==> trial 86: inputs <==
// fixed_point_alu
module fixed_point_alu (
    input clk,
    input rst,
    input [1:0] op,           
    input signed [15:0] a,    
    input signed [15:0] b,    
    output reg signed [23:0] out,   
    output reg overflow       
);
    localparam Q8_MAX_POS = 16'sh7FFF;    
    localparam Q8_MAX_NEG = 16'sh8000;    
    localparam Q16_MAX_POS = 24'sh7FFFFF;  
    localparam Q16_MAX_NEG = 24'sh800000;  
    reg signed [31:0] mul_result;   
    reg signed [23:0] add_sub_result;
    always @(posedge clk or posedge rst) begin
        if (rst) begin
            out <= 0;
            overflow <= 0;
        end else begin
            case (op)
                2'b00: begin
                    add_sub_result = a + b;
                    if ((a > 0 && b > 0 && add_sub_result < 0) || 
                        (a < 0 && b < 0 && add_sub_result > 0)) begin
                        overflow <= 1;
                        out <= (a[15] == 1) ? Q16_MAX_NEG : Q16_MAX_POS;
                    end else begin
                        overflow <= 0;
                        out <= { {8{add_sub_result[15]}}, add_sub_result };  
                    end
                end
                2'b01: begin
                    add_sub_result = a - b;
                    if ((a > 0 && b < 0 && add_sub_result < 0) || 
  ...
make LEC_CHECK=0 ABC_AREA=1 CAP_MARGIN=20 CORE_MARGIN=2 CORE_UTILIZATION=68 CTS_CLUSTER_DIAMETER=381 CTS_CLUSTER_SIZE=98 SLEW_MARGIN=20 TNS_END_PERCENT=15 finish   # period 70.3 ns
run.sh (not shown) runs the stock make flow with config.mk's settings and CLKGATE_MAP_FILE=.
==> inputs of build 1, as changes to trial 86 <==
==> flow/config.mk (replaced) <==
export PLATFORM = sky130hd
export DESIGN_NAME = fixed_point_alu
export DESIGN_NICKNAME = fixed_point_alu
export VERILOG_FILES = /design/flow/design.v
export SDC_FILE = /design/flow/constraint.sdc
export NUM_CORES = 4
export LEC_CHECK = 0
export ABC_AREA = 1
export CAP_MARGIN = 25
export CORE_MARGIN = 2
export CORE_UTILIZATION = 40
export GPL_ROUTABILITY_DRIVEN = 1
export MAX_ROUTING_LAYER = met5
export SLEW_MARGIN = 20
==> flow/constraint.sdc (replaced) <==
create_clock -name core_clock -period 60.0 [get_ports {clk}]
set_input_delay 12.0000 -clock core_clock [delete_from_list [all_inputs] [get_ports {clk}]]
set_output_delay 12.0000 -clock core_clock [all_outputs]
set_load 0.01 [all_outputs]
==> inputs of trial 30, as changes to trial 86 <==
==> flow/config.mk (replaced) <==
export PLATFORM = sky130hd
export DESIGN_NAME = fixed_point_alu
export DESIGN_NICKNAME = fixed_point_alu
export VERILOG_FILES = /design/flow/design.v
export SDC_FILE = /design/flow/constraint.sdc
export NUM_CORES = 4
export LEC_CHECK = 0
export CAP_MARGIN = 5
export CORE_MARGIN = 2
export CORE_UTILIZATION = 68
export CTS_CLUSTER_DIAMETER = 336
export CTS_CLUSTER_SIZE = 33
export SLEW_MARGIN = 20
export TNS_END_PERCENT = 5
==> flow/constraint.sdc (replaced) <==
create_clock -name core_clock -period 56.0 [get_ports {clk}]
set_input_delay 11.2000 -clock core_clock [delete_from_list [all_inputs] [get_ports {clk}]]
set_output_delay 11.2000 -clock core_clock [all_outputs]
set_load 0.01 [all_outputs]
==> summary of the runs <==
- Of build 1 and trial 86, build 1 has the higher critical path depth (gap 10).
- Against build 1, the final area of trial 86 is smaller by about 20%.
- Against trial 86, the via count of build 1 is higher by about 7.5%.
- In build 1 the first-iteration DRC count is lower than in trial 86, by about 27%.
- Core utilization: build 1 is lower than trial 86 (19 points).
- In area after synthesis, build 1 and trial 86 do not differ.
- Trial 30 ended with an error in global routing (5_1_grt) (GRT-0232). Trial 86 completed with no timing, DRC or antenna violations. Build 1 produced a clean layout.
- Of build 1 and trial 86, build 1 has the higher non-clock buffer count (gap 762).
- Die size: build 1 is larger than trial 86 (about 70%).

* * *

==> 01-22 <==
fixed_point_alu again, from the RTL that the note above started with.
Settings: LEC_CHECK=0, ABC_AREA=1, CAP_MARGIN=20, CORE_ASPECT_RATIO=1.26, CORE_MARGIN=2, CORE_UTILIZATION=68, CTS_CLUSTER_DIAMETER=331, CTS_CLUSTER_SIZE=21, MAX_ROUTING_LAYER=met5, PLACE_DENSITY=0.62, SETUP_SLACK_MARGIN=-2.0, SLEW_MARGIN=20, TNS_END_PERCENT=95; clock period 53.6 ns.
==> 06-07: changes against 01-22 <==
==> flow/config.mk (replaced) <==
export PLATFORM = sky130hd
export DESIGN_NAME = fixed_point_alu
export DESIGN_NICKNAME = fixed_point_alu
export VERILOG_FILES = /design/flow/design.v
export SDC_FILE = /design/flow/constraint.sdc
export NUM_CORES = 4
export LEC_CHECK = 0
export CAP_MARGIN = 20
export CORE_MARGIN = 2
export CORE_UTILIZATION = 40
export CTS_CLUSTER_DIAMETER = 386
export CTS_CLUSTER_SIZE = 98
export SLEW_MARGIN = 20
export TNS_END_PERCENT = 5
==> flow/constraint.sdc (replaced) <==
create_clock -name core_clock -period 60.0 [get_ports {clk}]
set_input_delay 12.0000 -clock core_clock [delete_from_list [all_inputs] [get_ports {clk}]]
set_output_delay 12.0000 -clock core_clock [all_outputs]
set_load 0.01 [all_outputs]
==> 04-26: changes against 01-22 <==
==> flow/config.mk (replaced) <==
export PLATFORM = sky130hd
export DESIGN_NAME = fixed_point_alu
export DESIGN_NICKNAME = fixed_point_alu
export VERILOG_FILES = /design/flow/design.v
export SDC_FILE = /design/flow/constraint.sdc
export NUM_CORES = 4
export LEC_CHECK = 0
export ABC_AREA = 1
export CAP_MARGIN = 20
export CORE_MARGIN = 2
export CORE_UTILIZATION = 68
export CTS_CLUSTER_SIZE = 98
export SLEW_MARGIN = 20
==> flow/constraint.sdc (replaced) <==
create_clock -name core_clock -period 78.6 [get_ports {clk}]
set_input_delay 15.7200 -clock core_clock [delete_from_list [all_inputs] [get_ports {clk}]]
set_output_delay 15.7200 -clock core_clock [all_outputs]
set_load 0.01 [all_outputs]
==> 06-20: changes against 01-22 <==
==> flow/config.mk (replaced) <==
export PLATFORM = sky130hd
export DESIGN_NAME = fixed_point_alu
export DESIGN_NICKNAME = fixed_point_alu
export VERILOG_FILES = /design/flow/design.v
export SDC_FILE = /design/flow/constraint.sdc
export NUM_CORES = 4
export LEC_CHECK = 0
export CAP_MARGIN = 20
export CORE_MARGIN = 2
export CORE_UTILIZATION = 68
export CTS_CLUSTER_DIAMETER = 336
export CTS_CLUSTER_SIZE = 33
export MAX_ROUTING_LAYER = met4
export SLEW_MARGIN = 20
==> flow/constraint.sdc (replaced) <==
create_clock -name core_clock -period 56.0 [get_ports {clk}]
set_input_delay 11.2000 -clock core_clock [delete_from_list [all_inputs] [get_ports {clk}]]
set_output_delay 11.2000 -clock core_clock [all_outputs]
set_load 0.01 [all_outputs]
==> run notes <==
Synthesis and place-and-route results.

- The flow ran to the end and the layout has no timing, DRC or antenna violations.
- The adder-cell share of the synthesized area is 0.344.
- The number of cells reported by Yosys stat comes to 4031.
- In this run, distinct cell masters in the synthesized netlist total 107.
- The share of cell area taken by muxes after synthesis is 0.0224.
- The area fraction of the largest cell type after synthesis is 0.175.
- Per the OpenROAD floorplan log, the area of the core is 0.0746 mm2.
- For reference, the top cells by area after synthesis are sky130_fd_sc_hd__fa_1, sky130_fd_sc_hd__ha_1, sky130_fd_sc_hd__xnor2_1, sky130_fd_sc_hd__nand2_1, sky130_fd_sc_hd__inv_1.
- The HPWL reported at the end of detailed placement is 94500 um.
- The summed instance area of the synthesized netlist is 0.0302 mm2.
- The number of placement rows is 100.
-- figures above: 06-07

==> run notes <==
Synthesis and place-and-route results.

- After synthesis, the netlist uses 84 different library cells.
- By area the synthesized netlist is led by sky130_fd_sc_hd__fa_1, sky130_fd_sc_hd__ha_1, sky130_fd_sc_hd__nand2_1, sky130_fd_sc_hd__inv_1, sky130_fd_sc_hd__xor2_1.
- The number of placement rows is 76.
- The adder-cell share of the synthesized area is 0.353.
- The HPWL reported at the end of detailed placement is 68300 um.
- The region available for standard cell placement spans 0.0429 mm2.
- The yosys cell count is 4407.
- The mapped netlist covers 0.0294 mm2.
- The share of the synthesized area in the top cell type is 0.180.
- The run finished with no timing, DRC or antenna violations.
- Subtracting the final worst setup slack from the clock period gives 72.34 ns.
-- figures above: 04-26

==> run notes <==
Physical implementation.

- The number of distinct library cells after synthesis is 107.
- The core outline area is 0.0440 mm2.
- The yosys cell count is 4031.
- The number of placement rows is 77.
- The failing step is global routing.
- The adder-cell share of the synthesized area is 0.344.
- The share of synthesized area in the top cell type comes to 0.175.
- The run stopped with a tool error.
- The count of boundary I/O pins is 61.
- The summed instance area of the synthesized netlist is 0.0302 mm2.
- The number of buffers inserted to repair setup after CTS is 39.
- The average cell area after synthesis is 7.49 um2.
- The commonest cells after synthesis are sky130_fd_sc_hd__nand2_1, sky130_fd_sc_hd__ha_1, sky130_fd_sc_hd__inv_1, sky130_fd_sc_hd__nor2_1, sky130_fd_sc_hd__fa_1.
- For reference, the top cells by area after synthesis are sky130_fd_sc_hd__fa_1, sky130_fd_sc_hd__ha_1, sky130_fd_sc_hd__xnor2_1, sky130_fd_sc_hd__nand2_1, sky130_fd_sc_hd__inv_1.
-- figures above: 06-20

==> run notes <==
Physical implementation.

- After floorplanning, the core was divided into 85 placement rows.
- By area the synthesized netlist is led by sky130_fd_sc_hd__fa_1, sky130_fd_sc_hd__ha_1, sky130_fd_sc_hd__nand2_1, sky130_fd_sc_hd__inv_1, sky130_fd_sc_hd__xor2_1.
- In this run, the synthesized area fraction spent on adder and majority cells is recorded as 0.353.
- The first error in the log reads "[ERROR DPL-0033] detailed placement checks failed during check placement".
- The run stopped with a tool error.
- After synthesis, the share of cell area in mux cells is 0.00170.
- Progress stopped at clock tree synthesis.
- The yosys cell count is 4407.
- The area fraction of the largest cell type after synthesis is 0.180.
- The summed instance area of the synthesized netlist is 0.0294 mm2.
- The HPWL after detailed placement is 95200 um.
-- figures above: 01-22

